// MODULE_STATIC_PROCESS
module MODULE_STATIC_PROCESS (
    input clk,
    input rst,
    input [3:0] state_info,
    input [11:0] read_from_aux,
    input [11:0] read_from_ram,
    output reg [11:0] write2aux,
    output reg [11:0] write2ram,
    output reg [9:0] write2aux_addr,
    output reg [9:0] read_from_aux_addr,
    output reg [18:0] write2ram_addr,
    output reg[18:0] read_from_ram_addr,
    output reg ena_write_ram,
    output done
);
Settings: LEC_CHECK=0, ABC_AREA=1, CAP_MARGIN=40, CORE_ASPECT_RATIO=1.16, CORE_MARGIN=2, CORE_UTILIZATION=72, CTS_CLUSTER_DIAMETER=178, CTS_CLUSTER_SIZE=98, PLACE_DENSITY=0.6, SETUP_SLACK_MARGIN=4.4, SLEW_MARGIN=20, TNS_END_PERCENT=5; clock period 15.2 ns.
run.sh (not shown) runs the stock make flow with config.mk's settings and CLKGATE_MAP_FILE=.
The starting point ended with an error in global routing (5_1_grt) (GRT-0232).
Change:
Settings changed: ABC_AREA 1 to not set, CAP_MARGIN 40 to 20, CORE_ASPECT_RATIO 1.16 to not set, CORE_UTILIZATION 72 to 66, CTS_CLUSTER_DIAMETER 178 to not set, CTS_CLUSTER_SIZE 98 to not set, SETUP_SLACK_MARGIN 4.4 to not set, TNS_END_PERCENT 5 to not set.
Clock period 15.2 ns to 17.0 ns, I/O delays scaled along.
- The changed run did not get past global routing (5_1_grt) with GRT-0232
- synthesized cell count goes down by roughly a tenth
- synthesized area goes up by a few percent
- die area goes up by roughly a tenth
Change:
Settings changed: CORE_UTILIZATION 66 to 8.
Clock period 17.0 ns to 45.6 ns, I/O delays scaled along.
Result: Now the flow passed the timing, design-rule and antenna checks. Area after synthesis is unchanged. Synthesized cell count is unchanged. Die area is higher to 8.1 times its value.
Change:
Settings changed: CELL_PAD_IN_SITES_GLOBAL_PLACEMENT set to 3, CORE_ASPECT_RATIO set to 1.09, CORE_UTILIZATION 8 to 40, PLACE_DENSITY 0.6 to not set.
Clock period 45.6 ns to 23.9 ns, I/O delays scaled along.
=> With this change the flow reached the layout checks and failed them: negative setup slack. Wire length goes down by 3.0%. Synthesized cell count is unchanged. Final area goes down by 3.2%. Cell count goes down by 39%. Global-route usage goes up by 27 points. Non-clock buffer count goes up by 466. Setup slack degrades by 11000 ps.
Change:
Settings changed: CELL_PAD_IN_SITES_GLOBAL_PLACEMENT 3 to not set, CORE_ASPECT_RATIO 1.09 to not set, CORE_UTILIZATION 40 to 13, PLACE_DENSITY set to 0.6.
Clock period 23.9 ns to 41.1 ns, I/O delays scaled along.
- Now the flow finished clean
- global-route usage came out lower by 23 points
- setup slack gets better by 7300 ps
- sequential share of layout area rose by 0.59 points
- clock skew goes up by 9.7 ps
- final area falls by a few percent
- hold slack gets worse by 11 ps
- count of clock-buffer cells in the layout goes up by 6
Change:
Settings changed: ABC_AREA set to 1, CORE_UTILIZATION 13 to 66, CTS_CLUSTER_DIAMETER set to 293, HOLD_SLACK_MARGIN set to -0.09.
Clock period 41.1 ns to 23.5 ns, I/O delays scaled along.
Result:
- This time the run finished with negative setup slack left
- sequential cell count stays the same
- worst setup slack gets worse by 8900 ps
- synthesized area drops by a few percent
- die area drops by well over a third
- design area drops slightly
- cell count drops by about a fifth

========
Setup of old:
MODULE_STATIC_PROCESS again, from the RTL that the note above started with.
make LEC_CHECK=0 ABC_AREA=1 CAP_MARGIN=20 CELL_PAD_IN_SITES_GLOBAL_PLACEMENT=0 CORE_MARGIN=2 CORE_UTILIZATION=67 CTS_CLUSTER_SIZE=56 GPL_TIMING_DRIVEN=1 MIN_ROUTING_LAYER=met1 PLACE_DENSITY=0.6 SLEW_MARGIN=20 finish   # period 25.0 ns
old finished all stages; layout check result: FAIL, due to setup timing.
Input-level comparison between new and old:
Settings: CELL_PAD_IN_SITES_GLOBAL_PLACEMENT: 0 -> unset; ABC_AREA: 1 -> unset; CORE_UTILIZATION: 67 -> 37; CTS_CLUSTER_SIZE: 56 -> unset; GPL_TIMING_DRIVEN: 1 -> unset; MIN_ROUTING_LAYER: met1 -> unset; the clock period (ns, I/O delays scaled along): 25.0 -> 28.4.
Findings:
- The flow did not stop early for new: all stages ran, and the layout cleared the timing, design-rule and antenna checks.
- Going from old to new, routed wire length saw an increase; hold slack saw a decrease; count of clock-buffer cells in the layout saw an increase.
- Compared with old, new ends up with more cell area.

========
Setup of job 7894:
MODULE_STATIC_PROCESS again, from the RTL that the note above started with.
clock: 15.9 ns
lec_check: 0
abc_area: 1
cap_margin: 20
cell_pad_in_sites_global_placement: 1
core_margin: 2
core_utilization: 57
cts_cluster_size: 86
gpl_timing_driven: 1
min_routing_layer: met1
place_density_lb_addon: 0.04
slew_margin: 20
The final report for job 7894 shows a completed flow and a layout that fails verification, specifically negative setup slack.
Modified inputs, job 3914 compared to job 7894
Settings: a deleted PLACE_DENSITY_LB_ADDON that had been 0.04; a deleted ABC_AREA that had been 1; a deleted MIN_ROUTING_LAYER that had been met1; a change of CORE_UTILIZATION from 57 to 66; a deleted CTS_CLUSTER_SIZE that had been 86; a deleted GPL_TIMING_DRIVEN that had been 1; an added PLACE_DENSITY of 0.6; a deleted CELL_PAD_IN_SITES_GLOBAL_PLACEMENT that had been 1; a change of the clock period (ns, I/O delays scaled along) from 15.9 to 23.5.
### Flow results
In job 3914 the implementation completed, yet the final layout does not meet the checks, the culprit being negative setup slack.
Compared with job 7894, job 3914 shows headroom to the max-slew limit lower by 2.9 points.
[compare] base=job 7894 new=job 3914: detailed placement HPWL increased by about 10% relative to the old numbers; number of pins exceeding their max-slew limit in the final report shows no meaningful change; area after detailed placement went down by 550 um2.
A endpoint of the worst setup timing path of color_buffer[11] is what job 7894 shows, while color_buffer[10] belongs to job 3914.
Inputs modified between job 3914 and job 2817:
Settings: changing CORE_UTILIZATION from 66 to 72; changing CAP_MARGIN from 20 to 0; changing the clock period (ns, I/O delays scaled along) from 23.5 to 12.1.
Results
Job 2817 never completed; the flow aborted with a tool error in 4_1_cts.
Job 2817 against job 3914: chip footprint shrank by about 8%; pre-placement core utilization grew by 6.4 points; yosys synthesis chip area held steady; worst-case setup slack after placement shrank by 9.79 ns.
NOTE die height job 3914->job 2817 decreased by a few percent
Weighted congestion reported at the end of routability-driven placement is higher on job 2817
Note that the cell area reported after detailed placement recorded for job 3914 amounts to 0.899 times the value seen in job 2817.
Compared with job 3914, job 2817 shows number of placement rows that has gone down by a few percent.
Number of instances in the synthesized netlist: job 2817 vs job 3914 identical
Input changes introduced in job 4272 (baseline for comparison: job 2817):
Settings: swapping 0 for 20 in CAP_MARGIN; putting TNS_END_PERCENT at 5 where nothing was set; putting CTS_CLUSTER_DIAMETER at 178 where nothing was set; putting SETUP_SLACK_MARGIN at 4.4 where nothing was set; putting CTS_CLUSTER_SIZE at 98 where nothing was set; putting ABC_AREA at 0 where nothing was set; swapping 12.1 for 15.2 in the clock period (ns, I/O delays scaled along).
==> comparison <==
- As the logs show, job 4272 stopped at 5_1_grt after a tool error, so it never reached the end of the flow.
- Per the comparison of job 4272 with job 2817, number of cells produced by synthesis saw little to no change, cell total in the yosys stat output ~0 delta.
- Diff job 2817..job 4272 | synthesized area | unchanged
- Comparing job 4272 against job 2817, there is no change at all in die area.
- Delta (job 4272 minus job 2817): cell area after placement saw a decrease, last weighted congestion value of the routability-driven placer saw an increase, post-placement worst setup slack saw an increase, HPWL reported at the end of detailed placement saw a decrease.
- Job 2817 -> job 4272: total cell area reported by yosys after synthesis delta 0, exact match
- Status: core outline area parity (job 2817, job 4272)

========
MODULE_STATIC_PROCESS again, from the RTL that the note above started with.
make LEC_CHECK=0 CAP_MARGIN=25 CELL_PAD_IN_SITES_DETAIL_PLACEMENT=1 CORE_ASPECT_RATIO=0.86 CORE_MARGIN=2 CORE_UTILIZATION=40 PLACE_DENSITY=0.6 SETUP_SLACK_MARGIN=5.0 SLEW_MARGIN=20 finish   # period 29.0 ns
Change:
--- a/flow/config.mk
+++ b/flow/config.mk
@@ -8,3 +8 @@
-export CAP_MARGIN = 25
-export CELL_PAD_IN_SITES_DETAIL_PLACEMENT = 1
-export CORE_ASPECT_RATIO = 0.86
+export CAP_MARGIN = 20
@@ -12 +10,3 @@
-export CORE_UTILIZATION = 40
+export CORE_UTILIZATION = 65
+export CTS_CLUSTER_DIAMETER = 238
+export MAX_ROUTING_LAYER = met4
@@ -14 +13,0 @@
-export SETUP_SLACK_MARGIN = 5.0
==> flow/constraint.sdc (replaced) <==
create_clock -name core_clock -period 24.7 [get_ports {clk}]
set_input_delay 4.9400 -clock core_clock [delete_from_list [all_inputs] [get_ports {clk}]]
set_output_delay 4.9400 -clock core_clock [all_outputs]
set_load 0.01 [all_outputs]
After rerunning: The new run completed, yet does not pass: setup timing. Sequential share of layout area went down by 0.30 points. Worst setup slack loses 3200 ps. Count of clock-buffer cells in the layout went down by 10. Via count went up by a few percent. Die area went down by well over a third. Design area went up slightly. Core utilization went up by 32 points. Global-route usage went up by 17 points. Wire length went down by roughly a tenth. First-iteration DRC count went up by well over a third.
Change:
--- a/flow/config.mk
+++ b/flow/config.mk
@@ -10,3 +10 @@
-export CORE_UTILIZATION = 65
-export CTS_CLUSTER_DIAMETER = 238
-export MAX_ROUTING_LAYER = met4
+export CORE_UTILIZATION = 40
==> flow/constraint.sdc (replaced) <==
create_clock -name core_clock -period 28.4 [get_ports {clk}]
set_input_delay 5.6800 -clock core_clock [delete_from_list [all_inputs] [get_ports {clk}]]
set_output_delay 5.6800 -clock core_clock [all_outputs]
set_load 0.01 [all_outputs]
Effect:
- Now the flow passed the timing, design-rule and antenna checks
- synthesized cell count does not change
- final area shrinks by 3.8%
- critical path depth shrinks by 2
- clock skew grows by 19 ps
- sequential share of layout area grows by 0.67 points
- routed wire length shrinks by 2.6%
- hold slack hardly moves
- via count shrinks by 9.6%
- setup slack improves by 3300 ps
